[flow/design.v]
module fullAdder(input logic a,b,cin,
					  output logic out,cout);
	assign out = (a ^ b) ^ cin;
	assign cout = ( b & cin) | (a & b) | (a & cin);
endmodule
module nBitsADD #(parameter N=32)
					  (input logic [N-1:0] a,b,
					   input logic cin,
					   output logic [N-1:0] out,
					   output logic overflow,cout);
	logic [N-1:0] carry;  
   genvar i;
   generate 
		for(i=0;i<N;i=i+1)
			begin: generateNbitAdder
				if(i==0)
					fullAdder f(a[0],b[0],cin,out[0],carry[0]); 
				else
					fullAdder f(a[i],b[i],carry[i-1],out[i],carry[i]);
			end
   endgenerate
	assign cout = carry[N-1];
	assign overflow = (carry[N-1] ^ carry[N-2]) | 1'b0;  
endmodule 
module Register #(parameter N=32)
					  (input logic [N-1:0] in,
						input logic clk, rst, enable,
						output logic [N-1:0] out);
	always_ff @ (posedge clk) begin
		if (rst) out<={N{1'b0}};
		else if (enable) out<=in;
		else out<=out;
	end	
endmodule 
module mux4 #(parameter N=32)
				 (input logic [N-1:0]in0,in1,in2,in3,in4,in5,in6,in7,in8,in9,in10,in11,in12,in13,in14,in15,
				  input logic [3:0] sel,
				  output logic [N-1:0]out);
	assign out=(sel == 4'b0)? in0 : (sel == 4'b1)? in1 : (sel == 4'b10)? in2 : (sel == 4'b11)? in3 :
				  (sel == 4'b100)? in4 : (sel == 4'b101)? in5 : (sel == 4'b110)? in6 : (sel == 4'b111)? in7 :
				  (sel == 4'b1000)? in8 : (sel == 4'b1001)? in9 : (sel == 4'b1010)? in10 : (sel == 4'b1011)? in11 :
				  (sel == 4'b1100)? in12 : (sel == 4'b1101)? in13 : (sel == 4'b1110)? in14 : in15;				
endmodule
module nBitsAND #(parameter N=32)
					  (input logic [N-1:0]a,b,
						output logic [N-1:0]out);
	assign out = a & b;
endmodule 
module nBitsOR #(parameter N=32)
					 (input logic [N-1:0]a,b,
					  output logic [N-1:0]out);
	assign out = a | b;
endmodule 
module nBitsNOT #(parameter N=32)
					  (input logic [N-1:0]a,
						output logic [N-1:0]out);
	assign out = ~a;
endmodule 
module nBitsC2 #(parameter N=32)
					 (input logic [N-1:0]a,
					  output logic [N-1:0]out);
	assign out = (~a) + 1'b1;
endmodule 
module nBitsShift	#(parameter N=32)
						 (input logic [N-1:0] a,
						  input logic [N-1:0]shamt,
						  input logic sel,  
						  output logic [N-1:0] out);
	logic [N-1:0] outIzq, outDer;
	assign outDer = a>>shamt;		
	assign outIzq = a<<shamt;
	assign out = (sel == 1'b0) ? outDer : outIzq;
endmodule
module ALU #(parameter N=32)
				(input logic [N-1:0] a, b,
				 input logic [3:0] sel,
				 output logic z, n, v,  
				 output logic [N-1:0] result);
	logic [N-1:0] outAND, outOR, outADD, selB, outC2, outShift, nLO, nHI, Ra, Rb;
	logic HI, LO, selShift, cout; 
	assign HI = 1'b1;
	assign LO = 1'b0;
	assign nLO = {N{LO}};
	assign nHI = {N{HI}};
	assign selShift = (sel == 4'b11) ? HI : LO;  
	assign selB = (sel == 4'b1) ? Rb : outC2;  
	assign n = result[N-1];
	assign z = (result == nLO) ? 1'b1 : 1'b0;
	assign Ra = (sel != 4'b1001)? a : b;
	assign Rb = (sel != 4'b1001)? b : a;
	nBitsAND #(N) AND (Ra, Rb, outAND);
	nBitsADD #(N) ADD (Ra, selB, LO, outADD, v, cout);
	nBitsOR #(N) OR (Ra, Rb, outOR);
	nBitsC2 #(N) C2 (Rb, outC2);
	nBitsShift #(N) SHIFT (Ra, Rb, selShift, outShift);
	mux4 #(N) MUX (nLO, outADD, outADD, outShift, outShift, outAND, outOR, Rb, Ra, outADD, nHI, nHI, nHI, nHI, nHI, nHI,
						sel, result);
endmodule
module AverageUnit #(parameter N=32)
						  (input logic [N-1:0] pixel,
							output logic [N-1:0] out);
	logic [9:0] outADD1, outADD2, etapa1, etapa2, etapa3;
	nBitsADD #(10) ADD1 ({2'b0,pixel[7:0]},{2'b0,pixel[15:8]},1'b0,outADD1);
	nBitsADD #(10) ADD2 ({2'b0,pixel[23:16]}, outADD1, 1'b0, outADD2);
	nBitsADD #(10) ADD3 (outADD2, outADD2>>2'b10, 1'b0, etapa1);
	nBitsADD #(10) ADD4 (etapa1, etapa1>>3'b100, 1'b0, etapa2);
	nBitsADD #(10) ADD5 (etapa2, etapa2>>4'b1000, 1'b0, etapa3);
	assign out = etapa3>>2'b10;
endmodule 
module UmbralUnit #(parameter N=32)
						 (input logic [N-1:0] pixel,
						  input logic [N-1:0] umbral,
						  output logic  out);
	assign out = (pixel[7:0]>=umbral)? 1 : 0;
endmodule 
module PAU #(parameter N=32)
				(input logic [N-1:0] pix, umbral,
				 input logic sel,
				 output logic [N-1:0] out);
	logic [N-1:0] outProm, outUmb;
	logic umb;
	AverageUnit #(N) Prom (pix, outProm);
	UmbralUnit #(N) Umb (pix, umbral, umb);
	assign outUmb = {{(N-1){1'b0}}, umb};  
	assign out = (sel)?  outUmb : outProm;  
endmodule 
module mux3 #(parameter N=32)
				 (input logic [N-1:0] in1, in2, in3, in4, in5, in6, in7, in8,
				  input logic [2:0] sel,
				  output logic [N-1:0] out);
	assign out = (sel == 3'b0) ? in1 : (sel == 3'b1) ? in2 : (sel == 3'b10) ? in3 : (sel == 3'b11) ? in4 : 
					 (sel == 3'b100) ? in5 : (sel == 3'b101) ? in6 : (sel == 3'b110) ? in7 : in8;
endmodule
module ConditionalUnit (input logic z, v, n, enable1, enable2, clk, rst,  
								input logic [2:0] cond,  
								output logic out);  
	logic [2:0] regMem, regFlags;
	logic outCond;
	assign regFlags[0]=z;
	assign regFlags[1]=v;
	assign regFlags[2]=n;
	Register #(3) REG (regFlags, clk, rst, enable1, regMem);
	mux3 #(1) MUX (regMem[0] & 1'b1,  
					 ~(regMem[0] ^ 1'b0),  
					 ~(regMem[2] ^ regMem[1]),  
						regMem[2] ^ regMem[1],  
					 ~(regMem[0] ^ 1'b0) & ~(regMem[2] ^ regMem[1]),  
						(regMem[0] & 1'b1) | (regMem[2] ^ regMem[1]),  
						1'b0,  
						1'b1,  
						cond, outCond);
	assign out = (enable2) ? outCond : 1'b0 ;
endmodule 
module ControlUnit(input logic [9:0] InstHeader,
						 output logic RnSrc, ImmSrc, RsSrc, ResultSrc, IOFlag, PAUOp, ImmExt, FlagWrite, ALUSrc, BranchInst, MemWrite, RegWrite, MemPWrite,
						 output logic [3:0] ALUControl,
						 output logic [2:0] CondFlag,
						 output logic [1:0] MemToReg);
	always_comb begin
		if (InstHeader[6:5] == 2'b0) begin  
			if (InstHeader[4]) begin  
				if(InstHeader[3:0] == 4'b1) begin  
					RnSrc = 1'b0;
					ImmSrc = 1'b0;
					ImmExt = 1'b1;
					RegWrite = 1'b1;
					RsSrc = 1'b0;
					PAUOp = 1'b0;
					FlagWrite = 1'b0;
					ALUSrc = 1'b1;
					BranchInst = 1'b0;
					ALUControl = 4'b10;
					CondFlag = InstHeader[9:7];  
					ResultSrc = 1'b0;
					MemWrite = 1'b0;
					MemPWrite = 1'b0;
					IOFlag = 1'b0;
					MemToReg = 2'b1;
				end
				else if(InstHeader[3:0] == 4'b10) begin  
					RnSrc = 1'b0;
					ImmSrc = 1'b0;
					ImmExt = 1'b1;
					RegWrite = 1'b1;
					RsSrc = 1'b0;
					PAUOp = 1'b0;
					FlagWrite = 1'b0;
					ALUSrc = 1'b1;
					BranchInst = 1'b0;
					ALUControl = 4'b1;
					CondFlag = InstHeader[9:7];  
					ResultSrc = 1'b0;
					MemWrite = 1'b0;
					MemPWrite = 1'b0;
					IOFlag = 1'b0;
					MemToReg = 2'b1;
				end
				else if(InstHeader[3:0] == 4'b11) begin 
					RnSrc = 1'b0;
					ImmSrc = 1'b0;
					ImmExt = 1'b1;
					RegWrite = 1'b1;
					RsSrc = 1'b0;
					PAUOp = 1'b0;
					FlagWrite = 1'b0;
					ALUSrc = 1'b1;
					BranchInst = 1'b0;
					ALUControl = 4'b0111;
					CondFlag = InstHeader[9:7];  
					ResultSrc = 1'b0;
					MemWrite = 1'b0;
					MemPWrite = 1'b0;
					IOFlag = 1'b0;
					MemToReg = 2'b01;
				end
				else if(InstHeader[3:0] == 4'b110) begin 
					RnSrc = 1'b0;
					ImmSrc = 1'b0;
					ImmExt = 1'b0;
					RegWrite = 1'b1;
					RsSrc = 1'b0;
					PAUOp = 1'b0;
					FlagWrite = 1'b0;
					ALUSrc = 1'b1;
					BranchInst = 1'b0;
					ALUControl = 4'b110;
					CondFlag = InstHeader[9:7];  
					ResultSrc = 1'b0;
					MemWrite = 1'b0;
					MemPWrite = 1'b0;
					IOFlag = 1'b0;
					MemToReg = 2'b1;
				end
				else if(InstHeader[3:0] == 4'b111) begin 
					RnSrc = 1'b1;
					ImmSrc = 1'b0;
					ImmExt = 1'b1;
					RegWrite = 1'b0;
					RsSrc = 1'b0;
					PAUOp = 1'b0;
					FlagWrite = 1'b1;
					ALUSrc = 1'b1;
					BranchInst = 1'b0;
					ALUControl = 4'b10;
					CondFlag = InstHeader[9:7];  
					ResultSrc = 1'b0;
					MemWrite = 1'b0;
					MemPWrite = 1'b0;
					IOFlag = 1'b0;
					MemToReg = 2'b01;
				end
				else if(InstHeader[3:0] == 4'b1000) begin 
					RnSrc = 1'b0;
					ImmSrc = 1'b0;
					ImmExt = 1'b0;
					RegWrite = 1'b1;
					RsSrc = 1'b0;
					PAUOp = 1'b0;
					FlagWrite = 1'b0;
					ALUSrc = 1'b1;
					BranchInst = 1'b0;
					ALUControl = 4'b11;
					CondFlag = InstHeader[9:7];  
					ResultSrc = 1'b0;
					MemWrite = 1'b0;
					MemPWrite = 1'b0;
					IOFlag = 1'b0;
					MemToReg = 2'b1;
				end
				else if(InstHeader[3:0] == 4'b1001) begin 
					RnSrc = 1'b0;
					ImmSrc = 1'b0;
					ImmExt = 1'b0;
					RegWrite = 1'b1;
					RsSrc = 1'b0;
					PAUOp = 1'b0;
					FlagWrite = 1'b0;
					ALUSrc = 1'b1;
					BranchInst = 1'b0;
					ALUControl = 4'b100;
					CondFlag = InstHeader[9:7];  
					ResultSrc = 1'b0;
					MemWrite = 1'b0;
					MemPWrite = 1'b0;
					IOFlag = 1'b0;
					MemToReg = 2'b1;
				end
				else begin 
					RnSrc = 1'b0;
					ImmSrc = 1'b0;
					ImmExt = 1'b0;
					RegWrite = 1'b0;
					RsSrc = 1'b0;
					PAUOp = 1'b0;
					FlagWrite = 1'b0;
					ALUSrc = 1'b0;
					BranchInst = 1'b0;
					ALUControl = 4'b0;
					CondFlag = 3'b0;
					ResultSrc = 1'b0;
					MemWrite = 1'b0;
					MemPWrite = 1'b0;
					IOFlag = 1'b0;
					MemToReg = 2'b0;
				end
			end
			else begin  
				if(InstHeader[3:0] == 4'b1) begin  
					RnSrc = 1'b0;
					ImmSrc = 1'b0;
					ImmExt = 1'b0;
					RegWrite = 1'b1;
					RsSrc = 1'b0;
					PAUOp = 1'b0;
					FlagWrite = 1'b0;
					ALUSrc = 1'b0;
					BranchInst = 1'b0;
					ALUControl = 4'b10;
					CondFlag = InstHeader[9:7];  
					ResultSrc = 1'b0;
					MemWrite = 1'b0;
					MemPWrite = 1'b0;
					IOFlag = 1'b0;
					MemToReg = 2'b1;
				end
				else if(InstHeader[3:0] == 4'b10) begin  
					RnSrc = 1'b0;
					ImmSrc = 1'b0;
					ImmExt = 1'b0;
					RegWrite = 1'b1;
					RsSrc = 1'b0;
					PAUOp = 1'b0;
					FlagWrite = 1'b0;
					ALUSrc = 1'b0;
					BranchInst = 1'b0;
					ALUControl = 4'b1;
					CondFlag = InstHeader[9:7];  
					ResultSrc = 1'b0;
					MemWrite = 1'b0;
					MemPWrite = 1'b0;
					IOFlag = 1'b0;
					MemToReg = 2'b1;
				end
				else if (InstHeader[3:0] == 4'b11) begin  
					RnSrc = 1'b0;
					ImmSrc = 1'b0;
					ImmExt = 1'b0;
					RegWrite = 1'b1;
					RsSrc = 1'b1;
					PAUOp = 1'b0;
					FlagWrite = 1'b0;
					ALUSrc = 1'b0;
					BranchInst = 1'b0;
					ALUControl = 4'b1000;
					CondFlag = InstHeader[9:7];  
					ResultSrc = 1'b0;
					MemWrite = 1'b0;
					MemPWrite = 1'b0;
					IOFlag = 1'b0;
					MemToReg = 2'b01;
				end
				else if (InstHeader[3:0] == 4'b110) begin  
					RnSrc = 1'b0;
					ImmSrc = 1'b0;
					ImmExt = 1'b0;
					RegWrite = 1'b1;
					RsSrc = 1'b0;
					PAUOp = 1'b0;
					FlagWrite = 1'b0;
					ALUSrc = 1'b0;
					BranchInst = 1'b0;
					ALUControl = 4'b110;
					CondFlag = InstHeader[9:7];  
					ResultSrc = 1'b0;
					MemWrite = 1'b0;
					MemPWrite = 1'b0;
					IOFlag = 1'b0;
					MemToReg = 2'b1;
				end
				else if (InstHeader[3:0] == 4'b111) begin  
					RnSrc = 1'b0;
					ImmSrc = 1'b0;
					ImmExt = 1'b0;
					RegWrite = 1'b0;
					RsSrc = 1'b1;
					PAUOp = 1'b0;
					FlagWrite = 1'b1;
					ALUSrc = 1'b0;
					BranchInst = 1'b0;
					ALUControl = 4'b1001;
					CondFlag = InstHeader[9:7];  
					ResultSrc = 1'b0;
					MemWrite = 1'b0;
					MemPWrite = 1'b0;
					IOFlag = 1'b0;
					MemToReg = 2'b0;
				end
				else if (InstHeader[3:0] == 4'b1000) begin  
					RnSrc = 1'b0;
					ImmSrc = 1'b0;
					ImmExt = 1'b0;
					RegWrite = 1'b1;
					RsSrc = 1'b0;
					PAUOp = 1'b0;
					FlagWrite = 1'b0;
					ALUSrc = 1'b0;
					BranchInst = 1'b0;
					ALUControl = 4'b11;
					CondFlag = InstHeader[9:7];  
					ResultSrc = 1'b0;
					MemWrite = 1'b0;
					MemPWrite = 1'b0;
					IOFlag = 1'b0;
					MemToReg = 2'b1;
				end
				else if (InstHeader[3:0] == 4'b1001) begin  
					RnSrc = 1'b0;
					ImmSrc = 1'b0;
					ImmExt = 1'b0;
					RegWrite = 1'b1;
					RsSrc = 1'b0;
					PAUOp = 1'b0;
					FlagWrite = 1'b0;
					ALUSrc = 1'b0;
					BranchInst = 1'b0;
					ALUControl = 4'b100;
					CondFlag = InstHeader[9:7];  
					ResultSrc = 1'b0;
					MemWrite = 1'b0;
					MemPWrite = 1'b0;
					IOFlag = 1'b0;
					MemToReg = 2'b1;
				end
				else if (InstHeader[3:0] == 4'b1010) begin  
					RnSrc = 1'b0;
					ImmSrc = 1'b0;
					ImmExt = 1'b0;
					RegWrite = 1'b1;
					RsSrc = 1'b0;
					PAUOp = 1'b0;
					FlagWrite = 1'b0;
					ALUSrc = 1'b0;
					BranchInst = 1'b0;
					ALUControl = 4'b0;
					CondFlag = InstHeader[9:7];  
					ResultSrc = 1'b1;
					MemWrite = 1'b0;
					MemPWrite = 1'b0;
					IOFlag = 1'b0;
					MemToReg = 2'b1;
				end
				else if (InstHeader[3:0] == 4'b1011) begin  
					RnSrc = 1'b0;
					ImmSrc = 1'b0;
					ImmExt = 1'b0;
					RegWrite = 1'b1;
					RsSrc = 1'b0;
					PAUOp = 1'b1;
					FlagWrite = 1'b0;
					ALUSrc = 1'b0;
					BranchInst = 1'b0;
					ALUControl = 4'b0;
					CondFlag = InstHeader[9:7];  
					ResultSrc = 1'b1;
					MemWrite = 1'b0;
					MemPWrite = 1'b0;
					IOFlag = 1'b0;
					MemToReg = 2'b1;
				end
				else begin  
					RnSrc = 1'b0;
					ImmSrc = 1'b0;
					ImmExt = 1'b0;
					RegWrite = 1'b0;
					RsSrc = 1'b0;
					PAUOp = 1'b0;
					FlagWrite = 1'b0;
					ALUSrc = 1'b0;
					BranchInst = 1'b0;
					ALUControl = 4'b0;
					CondFlag = 3'b0;
					ResultSrc = 1'b0;
					MemWrite = 1'b0;
					MemPWrite = 1'b0;
					IOFlag = 1'b0;
					MemToReg = 2'b0;
				end
			end
		end
		else if(InstHeader[6:5] == 2'b1) begin  
			if (InstHeader[4:3] == 2'b0) begin  
				RnSrc = 1'b0;
				ImmSrc = 1'b0;
				ImmExt = 1'b1;
				RegWrite = 1'b0;
				RsSrc = 1'b1;
				PAUOp = 1'b0;
				FlagWrite = 1'b0;
				ALUSrc = 1'b1;
				BranchInst = 1'b0;
				ALUControl = 4'b1;
				CondFlag = 3'b0;
				ResultSrc = 1'b0;
				MemWrite = 1'b1;
				MemPWrite = 1'b0;
				IOFlag = 1'b0;
				MemToReg = 2'b0;
			end
			else if (InstHeader[4:3] == 2'b1) begin  
				RnSrc = 1'b0;
				ImmSrc = 1'b0;
				ImmExt = 1'b0;
				RegWrite = 1'b1;
				RsSrc = 1'b1;
				PAUOp = 1'b0;
				FlagWrite = 1'b0;
				ALUSrc = 1'b0;
				BranchInst = 1'b0;
				ALUControl = 4'b1000;
				CondFlag = InstHeader[9:7];  
				ResultSrc = 1'b0;
				MemWrite = 1'b0;
				MemPWrite = 1'b0;
				IOFlag = 1'b0;
				MemToReg = 2'b10;
			end
			else if (InstHeader[4:3] == 2'b10) begin  
				RnSrc = 1'b0;
				ImmSrc = 1'b0;
				ImmExt = 1'b0;
				RegWrite = 1'b0;
				RsSrc = 1'b1;
				PAUOp = 1'b0;
				FlagWrite = 1'b0;
				ALUSrc = 1'b0;
				BranchInst = 1'b0;
				ALUControl = 4'b1000;
				CondFlag = InstHeader[9:7];  
				ResultSrc = 1'b0;
				MemWrite = 1'b0;
				MemPWrite = 1'b1;
				IOFlag = 1'b0;
				MemToReg = 2'b1;
			end
			else if (InstHeader[4:3] == 2'b11) begin  
				RnSrc = 1'b0;
				ImmSrc = 1'b0;
				ImmExt = 1'b1;
				RegWrite = 1'b1;
				RsSrc = 1'b1;
				PAUOp = 1'b0;
				FlagWrite = 1'b0;
				ALUSrc = 1'b1;
				BranchInst = 1'b0;
				ALUControl = 4'b1;
				CondFlag = InstHeader[9:7];  
				ResultSrc = 1'b0;
				MemWrite = 1'b0;
				MemPWrite = 1'b0;
				IOFlag = 1'b0;
				MemToReg = 2'b0;
			end
			else begin  
				RnSrc = 1'b0;
				ImmSrc = 1'b0;
				ImmExt = 1'b0;
				RegWrite = 1'b0;
				RsSrc = 1'b0;
				PAUOp = 1'b0;
				FlagWrite = 1'b0;
				ALUSrc = 1'b0;
				BranchInst = 1'b0;
				ALUControl = 4'b0;
				CondFlag = 3'b0;
				ResultSrc = 1'b0;
				MemWrite = 1'b0;
				MemPWrite = 1'b0;
				IOFlag = 1'b0;
				MemToReg = 2'b0;
			end
		end
		else if (InstHeader[6:5] == 2'b10) begin  
			RnSrc = 1'b0;
			ImmSrc = 1'b1;
			ImmExt = 1'b0;
			RegWrite = 1'b0;
			RsSrc = 1'b0;
			PAUOp = 1'b0;
			FlagWrite = 1'b0;
			ALUSrc = 1'b1;
			BranchInst = 1'b1;
			ALUControl = 4'b111;
			CondFlag = InstHeader[9:7];
			ResultSrc = 1'b0;
			MemWrite = 1'b0;
			MemPWrite = 1'b0;
			IOFlag = 1'b0;
			MemToReg = 2'b1;
		end
		else begin  
			RnSrc = 1'b0;
			ImmSrc = 1'b0;
			ImmExt = 1'b0;
			RegWrite = 1'b0;
			RsSrc = 1'b0;
			PAUOp = 1'b0;
			FlagWrite = 1'b0;
			ALUSrc = 1'b0;
			BranchInst = 1'b0;
			ALUControl = 4'b0;
			CondFlag = 3'b0;
			ResultSrc = 1'b0;
			MemWrite = 1'b0;
			MemPWrite = 1'b0;
			IOFlag = 1'b0;
			MemToReg = 2'b0;
		end
	end 
endmodule 
module Extend (input logic [26:0] imm,
					input logic ImmSrc, ImmExt,
					output logic [31:0] ExtImm);
	logic [31:0] ext14, ext27;
	assign ext14 = (ImmExt) ? { {18{ imm[13] }} , imm[13:0]} : { {18{ 1'b0 }} , imm[13:0]};  
	assign ext27 = (ImmExt) ? { {5{ imm[26] }} , imm} : { {5{ 1'b0 }} , imm };  
	assign ExtImm = (ImmSrc) ? ext27 : ext14;
endmodule 
module RegisterFile #(parameter N=4, M=32)
			(input logic clk,
			input logic rst,
			input logic WE3,
			input logic [N-1:0] A1,
			input logic [N-1:0] A2,
			input logic [N-1:0] A3,
			input logic [M-1:0] WD3,
			input logic [M-1:0] R15,
			output logic [M-1:0] RD1,
			output logic [M-1:0] RD2);
logic [31:0]rf[16];  
logic [31:0] rd1f, rd2f;
always_ff@(posedge clk)
	if (rst) begin
		for (int k = 0; k < 16; k++) rf[k] <= 32'b0;
	end
	else if (WE3) rf[A3] <= WD3;
	assign rd1f = (WE3 && A3 == A1) ? WD3 : rf[A1];
	assign rd2f = (WE3 && A3 == A2) ? WD3 : rf[A2];
	assign RD1 = (A1==4'b1111)? R15:rd1f;
	assign RD2 = (A1==4'b1111)? R15:rd2f;
endmodule
module Fetch #(parameter N = 32)
              (input  logic clk, rst, PCsrc,
		  		   input  logic [N-1:0] PCalu,
				   input  logic [N-1:0] imem_rdata,
				   output logic [N-1:0] inst,
					output logic [N-1:0] PCout);
	logic [N-1:0] PCin, PCplus1;
	Register #(N) PC (PCin, clk, rst, 1'b1, PCout);
	nBitsADD #(N) Sumador (PCout, 32'b1, 1'b0, PCplus1);
	assign inst = imem_rdata;  
	assign PCin = (PCsrc)? PCalu : PCplus1;
endmodule
module Decode #(parameter N=32)
					(input logic [N-1:0] inst, PC, DataWrite,
					 input logic [3:0] Rd,
					 input logic clk, rst, RegWrite,
					 output logic [N-1:0] Ra, Rb, ExtImm,
					 output logic [3:0] RdOut,
					 output logic MemPWrite, RegWriteOut, MemWrite, BranchInst, ALUSrc, FlagWrite, PAUOp, IOFlag, ResultSrc,
					 output logic [3:0] ALUControl,
					 output logic [2:0] CondFlag,
					 output logic [1:0] MemToReg);
	logic RnSrc, ImmSrc, RsSrc, ImmExt;
	logic [3:0] A1, A2;
	logic [26:0] ImmMux;
	ControlUnit UnidadControl (inst[31:22], RnSrc, ImmSrc, RsSrc, ResultSrc, IOFlag, PAUOp, ImmExt, FlagWrite, ALUSrc, 
										BranchInst, MemWrite, RegWriteOut, MemPWrite, ALUControl, CondFlag, MemToReg);
	RegisterFile #(4, N) BancoRegistro (clk, rst, RegWrite, A1, A2, Rd,	DataWrite, PC, Ra, Rb);
	Extend Extension (ImmMux, ImmSrc, ImmExt, ExtImm);
	assign ImmMux = (ImmSrc) ? inst[26:0] : { {13{1'b0}},inst[13:0]};
	assign A1 = (RnSrc) ? inst[17:14] : inst[21:18];
	assign A2 = (RsSrc) ? inst[17:14] : inst[13:10];
	assign RdOut = inst[17:14];
endmodule 
module Execute #(parameter N=32)
					(input logic MemPWrite, RegWrite, MemWrite, BranchInst, ALUSrc, FlagWrite, PAUOp, IOFlag, ResultSrc, clk, rst,
					 input logic [1:0] MemToReg,
					 input logic [3:0] ALUControl,
					 input logic [2:0] CondFlag,
					 input logic [31:0] Ra, Rb, ExtIm,
					 input logic [3:0] Rd,
					 output logic PCSrc, RegWriteOut, MemWriteOut, MemPWriteOut, IOFlagOut,
					 output logic [1:0] MemToRegOut,
					 output logic [N-1:0] ALUResult, WriteData, 
					 output logic [3:0] RdOut);
	logic z, v, n, enable2, condi;
	logic [31:0] ALUOut, APUout, RbMux;
	assign MemPWriteOut = MemPWrite;
	assign MemToRegOut = MemToReg;
	assign MemWriteOut = MemWrite;
	assign IOFlagOut = IOFlag;
	assign RdOut = Rd;
	assign WriteData = Rb;
	assign enable2 = BranchInst | RegWrite;  
	assign RegWriteOut = condi & RegWrite;  
	assign PCSrc = condi & BranchInst;  
	ConditionalUnit UniCondicion (z, v, n, FlagWrite, enable2, clk, rst, CondFlag, condi);
	ALU #(32) ALUnit (Ra, RbMux, ALUControl, z, n, v, ALUOut);
	PAU #(32) PAUnit (Ra, Rb,PAUOp, APUout);
	assign RbMux = (ALUSrc) ? ExtIm : Rb;
	assign ALUResult = (ResultSrc) ? APUout : ALUOut;
endmodule 
module MemoryStage #(parameter N = 32) 
						  (input logic clk, MEMWrite, MemPWrite, PCSrc, RegWrite, IOFlag,
							input logic [1:0] MemToReg,
							input logic [N-1:0] address, WriteData,
							input logic [3:0] RdIn,
							input logic [N-1:0] dmem_rdata,
							input logic [1:0] pmem_rdata,
							output logic [N-1:0] ReadDataDataMem, ReadDataPixMem, ALUresultOut,
							output logic [3:0]  RdOut,
							output logic PCSrcOut, RegWriteOut, IOFlagOut,
							output logic [1:0] MemToRegOut);
	assign ReadDataDataMem = dmem_rdata;
	assign ReadDataPixMem = {{(N-2){1'b0}}, pmem_rdata};
	assign ALUresultOut = address;
	assign RdOut = RdIn;
	assign PCSrcOut = PCSrc;
	assign RegWriteOut = RegWrite;
	assign IOFlagOut = IOFlag;
	assign MemToRegOut = MemToReg;
endmodule
module WriteBack #(parameter N=32)
						(input logic PCSrc, RegWrite, IOFlag,
						 input logic [1:0] MemToReg,
						 input logic [N-1:0] IOIn, ReadData, ReadDataP, ALUOut, 
						 input logic [3:0] Rd,
						 output logic [N-1:0] OutData, 
						 output logic [3:0] RdOut,
						 output logic PCSrcOut, RegWriteOut);
	logic [N-1:0] Result;
	assign Result = (MemToReg == 2'b0) ? ReadData : (MemToReg == 2'b1) ? ALUOut : (MemToReg == 2'b10) ? ReadDataP : 32'b0;
	assign OutData = (IOFlag) ? IOIn : Result;
	assign PCSrcOut = PCSrc;
	assign RegWriteOut = RegWrite;
	assign RdOut = Rd;
endmodule   
module ArquitecturaHybridARMIPS(input logic clk, reset,
										  output logic [31:0] imem_addr,
										  input logic [31:0] imem_rdata,
										  output logic [31:0] mem_addr,
										  output logic dmem_we,
										  output logic [31:0] dmem_wdata,
										  input logic [31:0] dmem_rdata,
										  output logic pmem_we,
										  output logic [1:0] pmem_wdata,
										  input logic [1:0] pmem_rdata,
										  output logic rf_we,
										  output logic [3:0] rf_waddr,
										  output logic [31:0] rf_wdata);
	logic enable;
	logic [31:0] inDE, PC, DataWrite, PCalu, IOIn, outFE;
	logic [3:0] Rd;
	logic PCSrc, RegWrite;
	logic [117:0] outDE, inEXE;
	logic [74:0] outEXE, inMEM;
	logic [104:0] outMEM, inWB;
	assign enable = 1'b1;
	assign IOIn = 32'b0;
	assign imem_addr = PC;
	assign mem_addr = inMEM[31:0];
	assign dmem_we = inMEM[72];
	assign dmem_wdata = inMEM[63:32];
	assign pmem_we = inMEM[73];
	assign pmem_wdata = inMEM[33:32];
	assign rf_we = RegWrite;
	assign rf_waddr = Rd;
	assign rf_wdata = DataWrite;
	Fetch #(32) IF (clk, reset, PCSrc,
		  		   DataWrite,
				   imem_rdata,
				   outFE, PC);
	Decode #(32) DE (inDE, PC, DataWrite,
					 Rd,
					 clk, reset, RegWrite,
					 outDE[95:64], outDE[63:32], outDE[31:0],  
					 outDE[99:96],  
					 outDE[100], outDE[101], outDE[102], outDE[103], outDE[104],  
					 outDE[105], outDE[106], outDE[107], outDE[108],   
					 outDE[112:109],  
					 outDE[115:113],  
					 outDE[117:116]);  
	Execute #(32) EXE (inEXE[100], inEXE[101], inEXE[102], inEXE[103], inEXE[104],  
					  inEXE[105], inEXE[106], inEXE[107], inEXE[108],  
					  clk, reset,
					  inEXE[117:116],  
					  inEXE[112:109],  
					  inEXE[115:113],  
					  inEXE[95:64], inEXE[63:32], inEXE[31:0],  
					  inEXE[99:96],  
					  outEXE[70], outEXE[71], outEXE[72], outEXE[73], outEXE[74],  
					  outEXE[69:68],  
					  outEXE[31:0], outEXE[63:32],  
					  outEXE[67:64]);  
	MemoryStage #(32) MEM (clk,
							inMEM[72], inMEM[73], inMEM[70], inMEM[71], inMEM[74],  
							inMEM[69:68],  
							inMEM[31:0], inMEM[63:32],  
							inMEM[67:64],  
							dmem_rdata, pmem_rdata,
							outMEM[31:0], outMEM[63:32], outMEM[95:64],  
							outMEM[99:96],  
							outMEM[102], outMEM[103], outMEM[104],  
							outMEM[101:100]);  
	WriteBack #(32) WB (inWB[102], inWB[103], inWB[104],  
						 inWB[101:100],  
						 IOIn, inWB[31:0], inWB[63:32], inWB[95:64],  
						 inWB[99:96],  
						 DataWrite, 
						 Rd,
						 PCSrc, RegWrite);
	Register #(32) IF_DE (outFE, clk, reset, enable, inDE);
	Register #(118) DE_EXE (outDE, clk, reset, enable, inEXE);
	Register #(75) EXE_MEM (outEXE, clk, reset, enable, inMEM);
	Register #(105) MEM_WB (outMEM, clk, reset, enable, inWB);
endmodule
[flow/config.mk]
export PLATFORM = sky130hd
export DESIGN_NAME = ArquitecturaHybridARMIPS
export DESIGN_NICKNAME = ArquitecturaHybridARMIPS
export VERILOG_FILES = /design/flow/design.v
export SDC_FILE = /design/flow/constraint.sdc
export NUM_CORES = 4
export LEC_CHECK = 0
export ABC_AREA = 0
export CAP_MARGIN = 20
export CORE_MARGIN = 2
export CORE_UTILIZATION = 72
export CTS_CLUSTER_DIAMETER = 26
export CTS_CLUSTER_SIZE = 15
export PLACE_DENSITY = 0.35
export SETUP_SLACK_MARGIN = 1.83
export SLEW_MARGIN = 20
[flow/constraint.sdc]
create_clock -name core_clock -period 6.33 [get_ports {clk}]
set_input_delay 1.2660 -clock core_clock [delete_from_list [all_inputs] [get_ports {clk}]]
set_output_delay 1.2660 -clock core_clock [all_outputs]
set_load 0.01 [all_outputs]
[flow/run.sh]
#!/bin/bash
# the make line also repeats each setting of config.mk as NAME=value (left out here)
make -C /OpenROAD-flow-scripts/flow DESIGN_CONFIG=/design/flow/config.mk WORK_HOME=/design/flow/orfs CLKGATE_MAP_FILE= finish
==> results.yml, run 1 <==
# physical design summary
status:
  status: "did not finish"
  lastStage: "global routing"
  tool.error: "[ERROR GRT-0116] Global routing finished with congestion. Check the congestion regions in the DRC Viewer."
synth:
  common_cells: "nor2_1 (796), nand2_1 (754), edfxtp_1 (512)"
  edf_count: 512
  synth-simple-area-share: 0.200
  syn-instance-count: 5322
  ys_sh_aoi: 0.129
  synth_cell_types: 90
  ys_sh_mux: 0.121
  syn-num-nets: 5507
  yosys_area_um2: 49900
  yosys_warnings: 7
  most_common_cell: "nor2_1"
  ys_sh_adder: 0.0381
  synth_top_area_share: 0.308
  logic_family: "simple AND/OR/NAND/NOR gates"
  synth-xor-area-share: 0.00790
  ys_ff: 840
  avgSynthCellArea_um2: 9.37
  postSynthSeqShare: 0.440
  yosysCellCount: 5322
  top_area_cell: "edfxtp_1"
  netlist_area_um2: 49900
  postSynth.asyncResetShare: 0
  area_leaders: "edfxtp_1 (31%), dfxtp_1 (13%), mux4_2 (6.6%)"
  ys.flop_type: "edfxtp_1"
grt:
  overflow: 2482
  grt.total_usage: 0.959
die:
  fp.dieW_um: 267
  fp.coreArea_um2: 68600
  core_util_floorplan: 0.727
  rows: 96
  dieArea_um2: 71400
  die_height_um: 267
  io_pins: 205
clocking:
  cts.sinks: 840
  ctsHoldBuffers: 0
  cts_made_buffers: 177
  htree_num_levels: 4
  clock_path_buffers: 3
  clockRootBuffer: "clkbuf_16"
placed_design:
  place_area_um2: 54400
  gp_congestion: 1.36
  port_buffers: 204
  dpl.hpwl_mm: 146
metal layers:
layer | GRT usage | overflow
met3 | 0.871 | 168
met5 | 0.778 | 34
met2 | 1.07 | 1392
met4 | 1.02 | 772
met1 | 0.911 | 116
timing repair:
item	4_1_cts
resized	115
hold endpoints to repair	0
setup buffers	23
pin swaps	35
gates cloned	3
endpoints found under the setup margin	119
per-stage QoR:
stage	utilization	instances	setup slack, ps
4_1_cts	0.895	6623	-6760
3_5_place_dp	0.794	6265	-6560
3_3_place_gp	0.794	6265	-6330
2_1_floorplan	-	5322	-6770
==> inputs of run 2 (changes only) <==
Settings changed: ABC_AREA 0 to 1, CTS_CLUSTER_DIAMETER 26 to 395, CTS_CLUSTER_SIZE 15 to not set, PLACE_DENSITY 0.35 to 0.42, SETUP_SLACK_MARGIN 1.83 to 0.66.
Clock period 6.33 ns to 10.4 ns, I/O delays scaled along.
==> run 2 against run 1 <==
The layout now fails its checks (negative setup slack). Die size fell by 3.1%. Synthesized area fell by 3.2%. Synthesized cell count rose by 18%.
==> results.yml, run 2 <==
# flow metrics
status:
  status: "failed layout checks"
  violations: "negative setup slack"
grt:
  antenna_found_initial: 12
  grt_pass1_wl_mm: 287
  overflow: 0
  grt.total_usage: 0.550
  grt_max_degree: 181
  grt_pass1_vias: 47872
worst_setup_path:
  crit_path_end: "EXE.UniCondicion.REG.out[0]"
  cp-end-kind: "flip-flop"
  r2r_slack_ps: -2400
  reg2reg_depth: 51
  crit_slowest_cell: "fa_1"
  cp.arrival_ps: 13390
  critPathTopFamily: "adder cells"
  critPathKind: "flip-flop to flip-flop"
  slowest_delay_ps: 460
  startpoint: "DE_EXE.out[32]"
  cp_max_fo: 2
  crit_cells: 51
  cp_common_cell: "fa_2"
  crit_buf_inv: 7
  rr_startpoint: "DE_EXE.out[32]"
  start_kind: "flip-flop"
  rr_endpoint: "EXE.UniCondicion.REG.out[0]"
  cp.required_ps: 10990
routing:
  initialDrtViolationCount: 11654
  wl_per_cell_um: 27.8
  postRouteAntennaNets: 0
  drt_wl_total_mm: 198
  drtPass1Iterations: 15
  vias: 50592
  viasPerCell: 7.10
  drc: 0
layout:
  final-instance-count-excl-fill: 7126
  syn_to_final_growth_pct: 10.9
  multiInputGateArea_um2: 21800
  postLayoutCoreUtil: 0.811
  nets: 6377
  n_fill_cell: 4081
  seq_area_um2: 21900
die:
  fp.coreArea_um2: 66100
  io_pins: 205
  dieArea_um2: 69200
  rows: 94
  fp.dieW_um: 263
  core_util_floorplan: 0.731
  die_height_um: 263
worst_hold_path:
  hold_depth: 2
  holdPathEnd: "MEM_WB.out[100]"
  hold_class: "flip-flop to flip-flop"
  min_from: "EXE_MEM.out[68]"
synth:
  postSynthSeqShare: 0.454
  syn-instance-count: 6274
  synth-simple-area-share: 0.229
  area_leaders: "edfxtp_1 (32%), dfxtp_1 (14%), nor2_1 (10%)"
  syn-num-nets: 6459
  synth_top_area_share: 0.318
  common_cells: "nor2_1 (1311), nand2_1 (980), o21ai_0 (626)"
  ys_sh_aoi: 0.167
  logic_family: "simple AND/OR/NAND/NOR gates"
  synth_cell_types: 55
  ys_sh_adder: 0.0393
  yosysCellCount: 6274
  most_common_cell: "nor2_1"
  netlist_area_um2: 48300
  avgSynthCellArea_um2: 7.70
  yosys_warnings: 7
  synth-xor-area-share: 0.00725
  postSynth.asyncResetShare: 0
  ys.flop_type: "edfxtp_1"
  top_area_cell: "edfxtp_1"
  yosys_area_um2: 48300
  ys_sh_mux: 0
  edf_count: 512
  ys_ff: 840
clocking:
  clk_pin_slew_ps: 70
  ctsHoldBuffers: 0
  clockRootBuffer: "clkbuf_16"
  clock_path_buffers: 3
  cts_tree: "done"
  clkLatencyLatePin_ps: 680
  cts.sinks: 840
  htree_num_levels: 3
  cts_made_buffers: 83
pwr:
  p_clk_uw: 3170
  seqPwrFrac: 0.389
  pg_seq_uw: 3790
  p_int_uw: 6340
  pwr-share-comb: 0.285
  powerComb_uw: 2780
  clkPwrFrac: 0.325
  p_sw_frac: 0.349
  power_leader: "registers"
  p_switching_uw: 3400
  p_per_area_nw_per_um2: 182
  ir_worst_vdd_v: 0.000179
  power.leakage_uw: 0.0218
final_timing:
  grt_setup_unrepaired: "true"
  setup_viol: 10
  period_used_share: 1.23
  layout_min_cycle_time_ps: 12800
  clock_skew_ps: 63.3
  slew_headroom: 0.215
  clock.fmax_mhz: 78.1
  finalHoldViolCount: 0
  slew_viol_final: 0
  tightest_slew_ps: 1180
  setup_ws_ps: -2400
job:
  warning_count: 44
  maxCapViolCount: 0
placed_design:
  dp_cells: 6953
  gp_congestion: 1.08
  dpl.hpwl_mm: 120
  port_buffers: 204
[run 2: cell type report]
class / count / share of cell area
tap: 864 / 0.0202
inverter: 630 / 0.0444
sequential: 840 / 0.410
antenna: 2 / 0.0000934
multi-input combinational: 4238 / 0.406
clock buffer: 111 / 0.0439
clock inverter: 42 / 0.00843
timing repair buffer: 399 / 0.0670
[run 2: what timing repair did]
item,CTS,global route
gates resized,38,16
pin swaps,15,19
setup buffers,6,11
setup endpoints to repair,13,16
[run 2: through the flow]
step	setup WS (ps)	setup TNS, ps	hold slack [ps]	power (µW)	area [µm²]
2_1_floorplan	-2140	-12400	388	5470	48400
3_3_place_gp	-2150	-12600	392	6300	50400
3_5_place_dp	-2330	-13820	395	6370	50400
4_1_cts	-2300	-13080	410	9460	53400
5_1_grt	-2710	-17370	426	9980	53600
6_report	-2400	-14570	405	9740	53600
[run 2: layer usage]
metal / GRT usage / share of wire / vias to the layer above
met2: 0.754 / 0.39 / 5642
li1: - / - / 20730
met5: 0.00347 / 0.00076 / -
met4: 0.380 / 0.095 / 18
met1: 0.683 / 0.31 / 22516
met3: 0.261 / 0.20 / 1686
==> inputs of run 3 (changes only) <==
Settings changed: ABC_AREA 1 to 0, CAP_MARGIN 20 to 25, CELL_PAD_IN_SITES_DETAIL_PLACEMENT set to 0, CORE_ASPECT_RATIO set to 1.97, CORE_MARGIN 2 to 10, CORE_UTILIZATION 72 to 41, CTS_CLUSTER_DIAMETER 395 to 25, CTS_CLUSTER_SIZE set to 19, GPL_ROUTABILITY_DRIVEN set to 1, GPL_TIMING_DRIVEN set to 1, MAX_ROUTING_LAYER set to met5, MIN_ROUTING_LAYER set to met1, PLACE_DENSITY 0.42 to not set, PLACE_DENSITY_LB_ADDON set to 0.09, SETUP_SLACK_MARGIN 0.66 to not set, SLEW_MARGIN 20 to 35, TNS_END_PERCENT set to 20.
Clock period 10.4 ns to 7.81 ns, I/O delays scaled along.
==> run 3 against run 2 <==
The layout still fails its checks (negative setup slack). Combinational power grew 76%. Worst setup slack lost 2900 ps. Register-to-register slack lost 2900 ps. Non-clock buffer count grew 266. Routed wire length grew 48%. Largest cell class is now logic gates. Die size grew 98%. Power grew 76%. Via count shrank 6.5%. Highest routed layer unchanged. Sequential power grew 35%. Synthesized cell count shrank 15%. First-iteration DRC count shrank 53%.
==> results.yml, run 3 <==
# flow metrics
clocking:
  cts_tree: "done"
  clkLatencyLatePin_ps: 800
  cts.sinks: 840
  htree_num_levels: 4
  clockRootBuffer: "clkbuf_16"
  clk_pin_slew_ps: 50
  clock_path_buffers: 3
  ctsHoldBuffers: 0
  cts_made_buffers: 161
die:
  rows: 179
  io_pins: 205
  fp.coreArea_um2: 121000
  core_util_floorplan: 0.413
  dieArea_um2: 137000
  fp.dieW_um: 269
  die_height_um: 510
synth:
  synth-simple-area-share: 0.200
  avgSynthCellArea_um2: 9.37
  logic_family: "simple AND/OR/NAND/NOR gates"
  ys_sh_aoi: 0.129
  area_leaders: "edfxtp_1 (31%), dfxtp_1 (13%), mux4_2 (6.6%)"
  syn-instance-count: 5322
  most_common_cell: "nor2_1"
  ys_sh_adder: 0.0381
  yosys_warnings: 7
  postSynth.asyncResetShare: 0
  yosysCellCount: 5322
  edf_count: 512
  top_area_cell: "edfxtp_1"
  synth_cell_types: 90
  ys_ff: 840
  postSynthSeqShare: 0.440
  common_cells: "nor2_1 (796), nand2_1 (754), edfxtp_1 (512)"
  netlist_area_um2: 49900
  synth_top_area_share: 0.308
  ys_sh_mux: 0.121
  synth-xor-area-share: 0.00790
  yosys_area_um2: 49900
  ys.flop_type: "edfxtp_1"
  syn-num-nets: 5507
layout:
  seq_area_um2: 22000
  postLayoutCoreUtil: 0.510
  final_area_um2: 61600
  n_fill_cell: 11066
  multiInputGateArea_um2: 25700
  final-instance-count-excl-fill: 7317
  nets: 5760
  syn_to_final_growth_pct: 23.4
grt:
  grt_max_degree: 113
  antenna_found_initial: 59
  grt_pass1_wl_mm: 399
  grt.total_usage: 0.432
  overflow: 0
  grt_pass1_vias: 45621
worst_setup_path:
  cp_max_fo: 4
  reg2reg_depth: 47
  slowest_delay_ps: 410
  crit_cells: 47
  cp_common_cell: "fa_2"
  start_kind: "flip-flop"
  rr_startpoint: "DE_EXE.out[111]"
  cp-end-kind: "flip-flop"
  critPathKind: "flip-flop to flip-flop"
  critPathTopFamily: "adder cells"
  cp.required_ps: 8530
  crit_slowest_cell: "fa_1"
  startpoint: "DE_EXE.out[111]"
  cp.arrival_ps: 13800
  rr_endpoint: "EXE.UniCondicion.REG.out[0]"
  crit_path_end: "EXE.UniCondicion.REG.out[0]"
  r2r_slack_ps: -5270
  crit_buf_inv: 6
pwr:
  p_switching_uw: 5990
  p_clk_uw: 7110
  p_int_uw: 11100
  power.leakage_uw: 0.0232
  p_sw_frac: 0.350
  total_power_uw: 17100
  powerComb_uw: 4880
  p_per_area_nw_per_um2: 278
  clkPwrFrac: 0.416
  seqPwrFrac: 0.299
  power_leader: "the clock network"
  pwr-share-comb: 0.285
  pg_seq_uw: 5110
  ir_worst_vdd_v: 0.000261
routing:
  initialDrtViolationCount: 5428
  drtPass1Iterations: 8
  vias: 47295
  drc: 0
  wl_per_cell_um: 40.1
  drt_wl_total_mm: 293
  viasPerCell: 6.46
  postRouteAntennaNets: 0
worst_hold_path:
  min_from: "IF_DE.out[30]"
  holdPathEnd: "DE_EXE.out[114]"
  hold_class: "flip-flop to flip-flop"
  hold_depth: 2
status:
  violations: "negative setup slack"
  status: "failed layout checks"
placed_design:
  dp_cells: 6932
  gp_congestion: 1.09
  place_area_um2: 55200
  dpl.hpwl_mm: 205
  port_buffers: 204
job:
  maxCapViolCount: 0
  warning_count: 46
final_timing:
  grt_setup_unrepaired: "true"
  clock_skew_ps: 65.0
  setup_viol: 27
  period_used_share: 1.67
  tightest_slew_ps: 1120
  slew_viol_final: 0
  setup_ws_ps: -5270
  finalHoldViolCount: 0
  slew_headroom: 0.249
  layout_min_cycle_time_ps: 13080
  clock.fmax_mhz: 76.4
  fin_hold_ws_ps: 412
## run 3: repair_timing
action | 4_1_cts | 5_1_grt
setup endpoints to repair | 27 | 28
pin swaps | 8 | 10
buffers inserted | 5 | 2
resized | 60 | 22
## run 3: layer usage
metal  track usage  vias up  share of wire
li1              -    19557              -
met1         0.422    23331           0.31
met2         0.686     3203           0.48
met3         0.165     1172          0.097
met4         0.424       32           0.12
met5       0.00391        -        0.00089
## run 3: through the flow
stage / setup slack (ps) / setup TNS [ps]
floorplan: -5290 / -63090
global placement: -5290 / -71620
detailed placement: -5300 / -74070
CTS: -5210 / -65760
global route: -5540 / -72210
finish: -5270 / -67040
## run 3: area by class of cell
cell class	instances	share of cell area
clock inverters	106	0.0209
multi-input cells	3787	0.418
flip-flops and latches	840	0.357
well taps	1538	0.0312
diodes	67	0.00272
clock buffers	194	0.0707
inverters	120	0.00736
repair buffers	665	0.0925
==> inputs of run 4 (changes only) <==
Settings changed: ABC_AREA 0 to 1, CAP_MARGIN 25 to 40, CELL_PAD_IN_SITES_DETAIL_PLACEMENT 0 to 1, CORE_ASPECT_RATIO 1.97 to 0.73, CORE_MARGIN 10 to 2, CORE_UTILIZATION 41 to 40, CTS_CLUSTER_DIAMETER 25 to 307, CTS_CLUSTER_SIZE 19 to not set, GPL_ROUTABILITY_DRIVEN 1 to 0, GPL_TIMING_DRIVEN 1 to not set, HOLD_SLACK_MARGIN set to 0.2, MAX_ROUTING_LAYER met5 to not set, MIN_ROUTING_LAYER met1 to met2, PLACE_DENSITY set to 0.83, PLACE_DENSITY_LB_ADDON 0.09 to not set, SLEW_MARGIN 35 to 20, TNS_END_PERCENT 20 to not set.
Clock period 7.81 ns to 20.8 ns, I/O delays scaled along.
==> run 4 against run 3 <==
The run now fails in global routing. Synthesized area down 3.2%. Die size shrank 9.7%. Synthesized cell count grew 18%.
==> results.yml, run 4 <==
# physical design summary
synth:
  ys_sh_adder: 0.0393
  ys_sh_mux: 0
  ys.flop_type: "edfxtp_1"
  area_leaders: "edfxtp_1 (32%), dfxtp_1 (14%), nor2_1 (10%)"
  synth_cell_types: 55
  top_area_cell: "edfxtp_1"
  common_cells: "nor2_1 (1311), nand2_1 (980), o21ai_0 (626)"
  most_common_cell: "nor2_1"
  edf_count: 512
  synth-simple-area-share: 0.229
  avgSynthCellArea_um2: 7.70
  yosys_area_um2: 48300
  yosys_warnings: 7
  syn-instance-count: 6274
  logic_family: "simple AND/OR/NAND/NOR gates"
  syn-num-nets: 6459
  ys_sh_aoi: 0.167
  synth-xor-area-share: 0.00725
  postSynth.asyncResetShare: 0
  netlist_area_um2: 48300
  synth_top_area_share: 0.318
  yosysCellCount: 6274
  ys_ff: 840
  postSynthSeqShare: 0.454
die:
  rows: 108
  core_util_floorplan: 0.405
  dieArea_um2: 124000
  fp.coreArea_um2: 119000
  io_pins: 205
  fp.dieW_um: 411
  die_height_um: 301
clocking:
  cts_resized: 0
  clock_path_buffers: 3
  cts.sinks: 840
  cts_made_buffers: 81
  cts_setup_buffers: 0
  htree_num_levels: 3
  ctsHoldBuffers: 0
  clockRootBuffer: "clkbuf_16"
status:
  lastStage: "global routing"
  tool.error: "[ERROR GRT-0116] Global routing finished with congestion. Check the congestion regions in the DRC Viewer."
  status: "did not finish"
placed_design:
  dpl.hpwl_mm: 173
  dp_slack_ps: 4150
  dp_cells: 7621
  port_buffers: 204
  place_area_um2: 50900
grt:
  overflow: 2507
  grt.total_usage: 0.836
[run 4: per-layer routing]
layer	GRT overflow	GRT usage
met1	-	-
met2	568	0.809
met3	1212	0.927
met4	537	0.760
met5	190	0.756
[run 4: per-stage QoR]
step,power [µW],utilization
after detailed placement,3310,0.426
after global placement,3100,0.424
after CTS,4920,0.449
after floorplan,2720,-
==> inputs of run 5 (changes only) <==
Settings changed: ABC_AREA 1 to not set, GPL_ROUTABILITY_DRIVEN 0 to not set, PLACE_DENSITY 0.83 to not set.
==> run 5 against run 4 <==
The run again fails in global routing. Synthesized area is 3.3% higher. Die size rose by 3.2%. Synthesized cell count shrank 15%.
==> results.yml, run 5 <==
# physical design summary
synth:
  area_leaders: "edfxtp_1 (31%), dfxtp_1 (13%), mux4_2 (6.6%)"
  syn-instance-count: 5322
  ys_sh_aoi: 0.129
  postSynth.asyncResetShare: 0
  most_common_cell: "nor2_1"
  synth_cell_types: 90
  logic_family: "simple AND/OR/NAND/NOR gates"
  syn-num-nets: 5507
  yosys_warnings: 7
  netlist_area_um2: 49900
  ys_sh_adder: 0.0381
  ys_sh_mux: 0.121
  synth-xor-area-share: 0.00790
  ys.flop_type: "edfxtp_1"
  synth-simple-area-share: 0.200
  yosys_area_um2: 49900
  top_area_cell: "edfxtp_1"
  common_cells: "nor2_1 (796), nand2_1 (754), edfxtp_1 (512)"
  ys_ff: 840
  postSynthSeqShare: 0.440
  yosysCellCount: 5322
  avgSynthCellArea_um2: 9.37
  edf_count: 512
  synth_top_area_share: 0.308
grt:
  overflow: 1199
  grt.total_usage: 0.818
clocking:
  ctsHoldBuffers: 0
  cts_resized: 0
  htree_num_levels: 3
  clock_path_buffers: 3
  clockRootBuffer: "clkbuf_16"
  cts_setup_buffers: 0
  cts.sinks: 840
  cts_made_buffers: 88
die:
  rows: 110
  die_height_um: 306
  core_util_floorplan: 0.404
  fp.coreArea_um2: 123000
  dieArea_um2: 128000
  io_pins: 205
  fp.dieW_um: 417
placed_design:
  port_buffers: 204
  place_area_um2: 53700
  dpl.hpwl_mm: 211
  gp_congestion: 1.17
status:
  status: "did not finish"
  lastStage: "global routing"
  tool.error: "[ERROR GRT-0116] Global routing finished with congestion. Check the congestion regions in the DRC Viewer."
-- run 5: per-layer routing --
layer	global-route usage	GRT overflow
met4	0.559	54
met5	0.774	152
met3	0.952	906
met2	0.840	87
met1	-	-
-- run 5: per-stage QoR --
stage	hold slack (ps)	setup WS, ps	total power (µW)	instances
after global placement	399	4710	3510	6765
after CTS	417	4630	5220	6984
after detailed placement	408	4520	3540	6819
after floorplan	394	6270	2720	5322
==> inputs of run 6 (changes only) <==
Settings changed: CAP_MARGIN 40 to 20, CELL_PAD_IN_SITES_DETAIL_PLACEMENT 1 to not set, CORE_ASPECT_RATIO 0.73 to not set, CORE_UTILIZATION 40 to 72, CTS_CLUSTER_DIAMETER 307 to not set, HOLD_SLACK_MARGIN 0.2 to not set, MAX_ROUTING_LAYER set to met4, MIN_ROUTING_LAYER met2 to not set, PLACE_DENSITY_LB_ADDON set to 0.01.
Clock period 20.8 ns to 13.9 ns, I/O delays scaled along.
==> run 6 against run 5 <==
The run again fails in global routing. Synthesized area is the same. Synthesized cell count stayed put. Die size shrank 44%.
==> results.yml, run 6 <==
# physical design summary
status:
  status: "did not finish"
  lastStage: "global routing"
synth:
  synth-xor-area-share: 0.00790
  ys_ff: 840
  postSynthSeqShare: 0.440
  synth_cell_types: 90
  ys_sh_aoi: 0.129
  yosys_area_um2: 49900
  ys.flop_type: "edfxtp_1"
  ys_sh_adder: 0.0381
  area_leaders: "edfxtp_1 (31%), dfxtp_1 (13%), mux4_2 (6.6%)"
  ys_sh_mux: 0.121
  netlist_area_um2: 49900
  postSynth.asyncResetShare: 0
  synth_top_area_share: 0.308
  synth-simple-area-share: 0.200
  yosysCellCount: 5322
  avgSynthCellArea_um2: 9.37
  edf_count: 512
  logic_family: "simple AND/OR/NAND/NOR gates"
  syn-instance-count: 5322
  yosys_warnings: 7
  syn-num-nets: 5507
  top_area_cell: "edfxtp_1"
  common_cells: "nor2_1 (796), nand2_1 (754), edfxtp_1 (512)"
  most_common_cell: "nor2_1"
die:
  die_height_um: 267
  dieArea_um2: 71400
  io_pins: 205
  fp.dieW_um: 267
  fp.coreArea_um2: 68600
  rows: 96
  core_util_floorplan: 0.727
clocking:
  htree_num_levels: 3
  cts_resized: 0
  clockRootBuffer: "clkbuf_16"
  cts_made_buffers: 85
  cts_setup_buffers: 0
  clock_path_buffers: 3
  ctsHoldBuffers: 0
  cts.sinks: 840
placed_design:
  dpl.hpwl_mm: 145
  dp_slack_ps: 39.3
  gp_congestion: 1.24
  port_buffers: 204
-- run 6: stage by stage --
| stage | util | hold WS (ps) | power (µW) | std cells | instance area [µm²] |
|---|---|---|---|---|---|
| after floorplan | - | 394 | 4080 | 5322 | 50000 |
| after global placement | 0.755 | 403 | 4810 | 6026 | 51800 |
| after detailed placement | 0.755 | 402 | 4840 | 6026 | 51800 |
| after CTS | 0.796 | 411 | 7250 | 6183 | 54600 |
==> inputs of run 7 (changes only) <==
Settings changed: CORE_MARGIN 2 to 5, CORE_UTILIZATION 72 to 40, MAX_ROUTING_LAYER met4 to not set, PLACE_DENSITY_LB_ADDON 0.01 to not set.
Clock period 13.9 ns to 18.9 ns, I/O delays scaled along.
==> run 7 against run 6 <==
Now clean on timing, DRC and antenna. Synthesized area stayed put. Die size grew 85%. Synthesized cell count stayed put.
==> results.yml, run 7 <==
# flow metrics
status:
  status: "complete, no violations"
final_timing:
  slew_viol_final: 0
  grt_setup_unrepaired: "false"
  tightest_slew_ps: 1180
  layout_min_cycle_time_ps: 15470
  finalHoldViolCount: 0
  period_used_share: 0.818
  fin_setup_tns_ps: 0
  slew_headroom: 0.193
  setup_viol: 0
  clock.fmax_mhz: 64.6
  clock_skew_ps: 45.5
layout:
  syn_to_final_growth_pct: 12.4
  final_area_um2: 56100
  multiInputGateArea_um2: 25200
  final-instance-count-excl-fill: 6930
  n_fill_cell: 11787
  nets: 5381
  seq_area_um2: 21900
pwr:
  p_sw_frac: 0.342
  p_switching_uw: 1900
  seqPwrFrac: 0.381
  ir_worst_vdd_v: 0.0000806
  clkPwrFrac: 0.347
  p_per_area_nw_per_um2: 99.0
  power.leakage_uw: 0.0204
  pg_seq_uw: 2110
  power_leader: "registers"
  p_clk_uw: 1930
  pwr-share-comb: 0.272
  p_int_uw: 3650
  powerComb_uw: 1510
clocking:
  cts_resized: 0
  htree_num_levels: 3
  cts_tree: "done"
  ctsHoldBuffers: 0
  cts.sinks: 840
  clock_path_buffers: 3
  cts_made_buffers: 94
  clockRootBuffer: "clkbuf_16"
  clkLatencyLatePin_ps: 740
  cts_setup_buffers: 0
  clk_pin_slew_ps: 60
job:
  maxCapViolCount: 0
  warning_count: 36
worst_setup_path:
  cp-end-kind: "flip-flop"
  startpoint: "DE_EXE.out[112]"
  crit_slowest_cell: "buf_4"
  critPathKind: "flip-flop to flip-flop"
  critPathTopFamily: "adder cells"
  reg2reg_depth: 48
  cp_max_fo: 47
  crit_cells: 48
  r2r_slack_ps: 3430
  crit_path_end: "EXE.UniCondicion.REG.out[0]"
  cp.required_ps: 19560
  cp_common_cell: "fa_1"
  rr_endpoint: "EXE.UniCondicion.REG.out[0]"
  crit_buf_inv: 6
  cp.arrival_ps: 16130
  start_kind: "flip-flop"
  rr_startpoint: "DE_EXE.out[112]"
  slowest_delay_ps: 590
routing:
  drtPass1Iterations: 6
  vias: 44108
  viasPerCell: 6.36
  drc: 0
  postRouteAntennaNets: 0
  wl_per_cell_um: 33.7
  drt_wl_total_mm: 234
  initialDrtViolationCount: 6136
synth:
  syn-num-nets: 5507
  common_cells: "nor2_1 (796), nand2_1 (754), edfxtp_1 (512)"
  synth_top_area_share: 0.308
  avgSynthCellArea_um2: 9.37
  synth_cell_types: 90
  yosys_area_um2: 49900
  ys.flop_type: "edfxtp_1"
  ys_ff: 840
  ys_sh_mux: 0.121
  area_leaders: "edfxtp_1 (31%), dfxtp_1 (13%), mux4_2 (6.6%)"
  top_area_cell: "edfxtp_1"
  postSynthSeqShare: 0.440
  ys_sh_adder: 0.0381
  postSynth.asyncResetShare: 0
  edf_count: 512
  ys_sh_aoi: 0.129
  synth-simple-area-share: 0.200
  syn-instance-count: 5322
  yosys_warnings: 7
  logic_family: "simple AND/OR/NAND/NOR gates"
  netlist_area_um2: 49900
  yosysCellCount: 5322
  most_common_cell: "nor2_1"
  synth-xor-area-share: 0.00790
grt:
  grt_max_degree: 136
  grt.total_usage: 0.344
  overflow: 0
  antenna_found_initial: 18
  grt_pass1_wl_mm: 324
  grt_pass1_vias: 42218
die:
  rows: 129
  die_height_um: 363
  core_util_floorplan: 0.403
  dieArea_um2: 132000
  fp.coreArea_um2: 124000
  fp.dieW_um: 363
  io_pins: 205
placed_design:
  place_area_um2: 52800
  port_buffers: 204
  gp_congestion: 1.04
  dpl.hpwl_mm: 158
  dp_cells: 6736
worst_hold_path:
  min_from: "IF_DE.out[29]"
  holdPathEnd: "DE_EXE.out[113]"
  hold_depth: 2
  hold_class: "flip-flop to flip-flop"
## run 7: final cells by class
type / count / share of cell area
well taps: 1637 / 0.0365
inverters: 120 / 0.00803
repair buffers: 353 / 0.0573
clock buffers: 130 / 0.0474
clock inverters: 48 / 0.00995
multi-input cells: 3787 / 0.449
diodes: 15 / 0.000669
flip-flops and latches: 840 / 0.391
## run 7: through the flow
step           hold slack (ps)  total power [µW]  worst slack (ps)   util
5_1_grt                    428              5720              2710  0.453
4_1_cts                    413              5520              3560  0.453
3_3_place_gp               403              3620              3590  0.426
6_report                   409              5550              3430  0.453
2_1_floorplan              394              2990              4370      -
3_5_place_dp               404              3610              3610  0.427
## run 7: layer usage
layer / global-route usage / routed length [µm] / vias up
met3: 0.0871 / 26100 / 719
met1: 0.422 / 84400 / 21586
met2: 0.537 / 104000 / 3104
li1: - / - / 18691
met5: 0 / 56 / -
met4: 0.230 / 18700 / 8
==> inputs of run 8 (changes only) <==
Settings changed: ABC_AREA set to 0, CAP_MARGIN 20 to 40, CELL_PAD_IN_SITES_DETAIL_PLACEMENT set to 1, CORE_ASPECT_RATIO set to 0.85, CORE_MARGIN 5 to 2, CTS_CLUSTER_DIAMETER set to 307, GPL_ROUTABILITY_DRIVEN set to 0, HOLD_SLACK_MARGIN set to 0.2, MIN_ROUTING_LAYER set to met2, PLACE_DENSITY set to 0.83, SLEW_MARGIN 20 to 0.
Clock period 18.9 ns to 20.8 ns, I/O delays scaled along.
==> run 8 against run 7 <==
Synthesized cell count unchanged. Die size down 3.3%. Synthesized area unchanged. The flow now stops in global routing.
==> results.yml, run 8 <==
# physical design summary
status:
  status: "did not finish"
  lastStage: "global routing"
  tool.error: "[ERROR GRT-0116] Global routing finished with congestion. Check the congestion regions in the DRC Viewer."
synth:
  avgSynthCellArea_um2: 9.37
  synth-xor-area-share: 0.00790
  top_area_cell: "edfxtp_1"
  yosysCellCount: 5322
  syn-num-nets: 5507
  ys_sh_aoi: 0.129
  ys.flop_type: "edfxtp_1"
  synth_cell_types: 90
  ys_sh_adder: 0.0381
  logic_family: "simple AND/OR/NAND/NOR gates"
  common_cells: "nor2_1 (796), nand2_1 (754), edfxtp_1 (512)"
  most_common_cell: "nor2_1"
  syn-instance-count: 5322
  ys_ff: 840
  ys_sh_mux: 0.121
  area_leaders: "edfxtp_1 (31%), dfxtp_1 (13%), mux4_2 (6.6%)"
  synth_top_area_share: 0.308
  postSynthSeqShare: 0.440
  edf_count: 512
  netlist_area_um2: 49900
  postSynth.asyncResetShare: 0
  synth-simple-area-share: 0.200
  yosys_warnings: 7
  yosys_area_um2: 49900
die:
  fp.dieW_um: 387
  dieArea_um2: 128000
  io_pins: 205
  core_util_floorplan: 0.403
  rows: 119
  die_height_um: 330
  fp.coreArea_um2: 124000
grt:
  overflow: 5676
  grt.total_usage: 0.886
clocking:
  clockRootBuffer: "clkbuf_16"
  cts_made_buffers: 83
  htree_num_levels: 3
  cts.sinks: 840
  clock_path_buffers: 3
  cts_setup_buffers: 0
  cts_resized: 0
  ctsHoldBuffers: 0
placed_design:
  dpl.hpwl_mm: 176
  port_buffers: 204
  dp_cells: 6712
  dp_slack_ps: 4770
  place_area_um2: 52600
run 8: per-stage QoR:
stage	total power, µW	hold slack (ps)
after floorplan	2720	394
after global placement	3120	409
after detailed placement	3280	420
after CTS	4990	449
run 8: metal layers:
layer	track usage	overflow
met3	0.981	2795
met1	-	-
met5	0.862	357
met2	0.856	1762
met4	0.795	762
==> inputs of run 9 (changes only) <==
Settings changed: ABC_AREA 0 to not set, CAP_MARGIN 40 to 20, CELL_PAD_IN_SITES_DETAIL_PLACEMENT 1 to not set, CORE_ASPECT_RATIO 0.85 to not set, CORE_UTILIZATION 40 to 72, CTS_CLUSTER_DIAMETER 307 to not set, CTS_CLUSTER_SIZE set to 79, GPL_ROUTABILITY_DRIVEN 0 to not set, HOLD_SLACK_MARGIN 0.2 to not set, MAX_ROUTING_LAYER set to met4, MIN_ROUTING_LAYER met2 to not set, PLACE_DENSITY 0.83 to not set, PLACE_DENSITY_LB_ADDON set to 0.01, SETUP_SLACK_MARGIN set to -0.87, SLEW_MARGIN 0 to 20.
Clock period 20.8 ns to 12.1 ns, I/O delays scaled along.
==> run 9 against run 8 <==
The flow again stops in global routing. Synthesized cell count is the same. Die size shrank 44%. Synthesized area is the same.
==> results.yml, run 9 <==
# physical design summary
synth:
  syn-num-nets: 5507
  area_leaders: "edfxtp_1 (31%), dfxtp_1 (13%), mux4_2 (6.6%)"
  ys_sh_mux: 0.121
  logic_family: "simple AND/OR/NAND/NOR gates"
  synth_cell_types: 90
  synth-xor-area-share: 0.00790
  yosys_area_um2: 49900
  synth_top_area_share: 0.308
  postSynthSeqShare: 0.440
  most_common_cell: "nor2_1"
  ys_sh_adder: 0.0381
  ys_ff: 840
  yosys_warnings: 7
  ys.flop_type: "edfxtp_1"
  edf_count: 512
  common_cells: "nor2_1 (796), nand2_1 (754), edfxtp_1 (512)"
  top_area_cell: "edfxtp_1"
  netlist_area_um2: 49900
  postSynth.asyncResetShare: 0
  ys_sh_aoi: 0.129
  synth-simple-area-share: 0.200
  yosysCellCount: 5322
  avgSynthCellArea_um2: 9.37
  syn-instance-count: 5322
placed_design:
  dpl.hpwl_mm: 144
  dp_slack_ps: -878
  gp_congestion: 1.24
  place_area_um2: 52100
  port_buffers: 204
die:
  dieArea_um2: 71400
  io_pins: 205
  die_height_um: 267
  core_util_floorplan: 0.727
  rows: 96
  fp.dieW_um: 267
  fp.coreArea_um2: 68600
clocking:
  clockRootBuffer: "clkbuf_16"
  cts_made_buffers: 84
  ctsHoldBuffers: 0
  clock_path_buffers: 3
  cts.sinks: 840
  htree_num_levels: 3
  cts_setup_buffers: 0
status:
  lastStage: "global routing"
  status: "did not finish"
run 9: per-stage QoR:
stage,hold slack (ps),TNS (ps),instances,total power [µW],utilization
after floorplan,394,-3390,5322,4690,-
after global placement,398,-1910,6060,5520,0.759
after detailed placement,403,-2260,6060,5570,0.759
after CTS,413,-2300,6216,8480,0.803
run 9: what timing repair did:
item | 4_1_cts
hold endpoints to repair | 0
gates resized | 4
endpoints found under the setup margin | 1
No activity file was given, so power comes from the tool's default toggle rates.
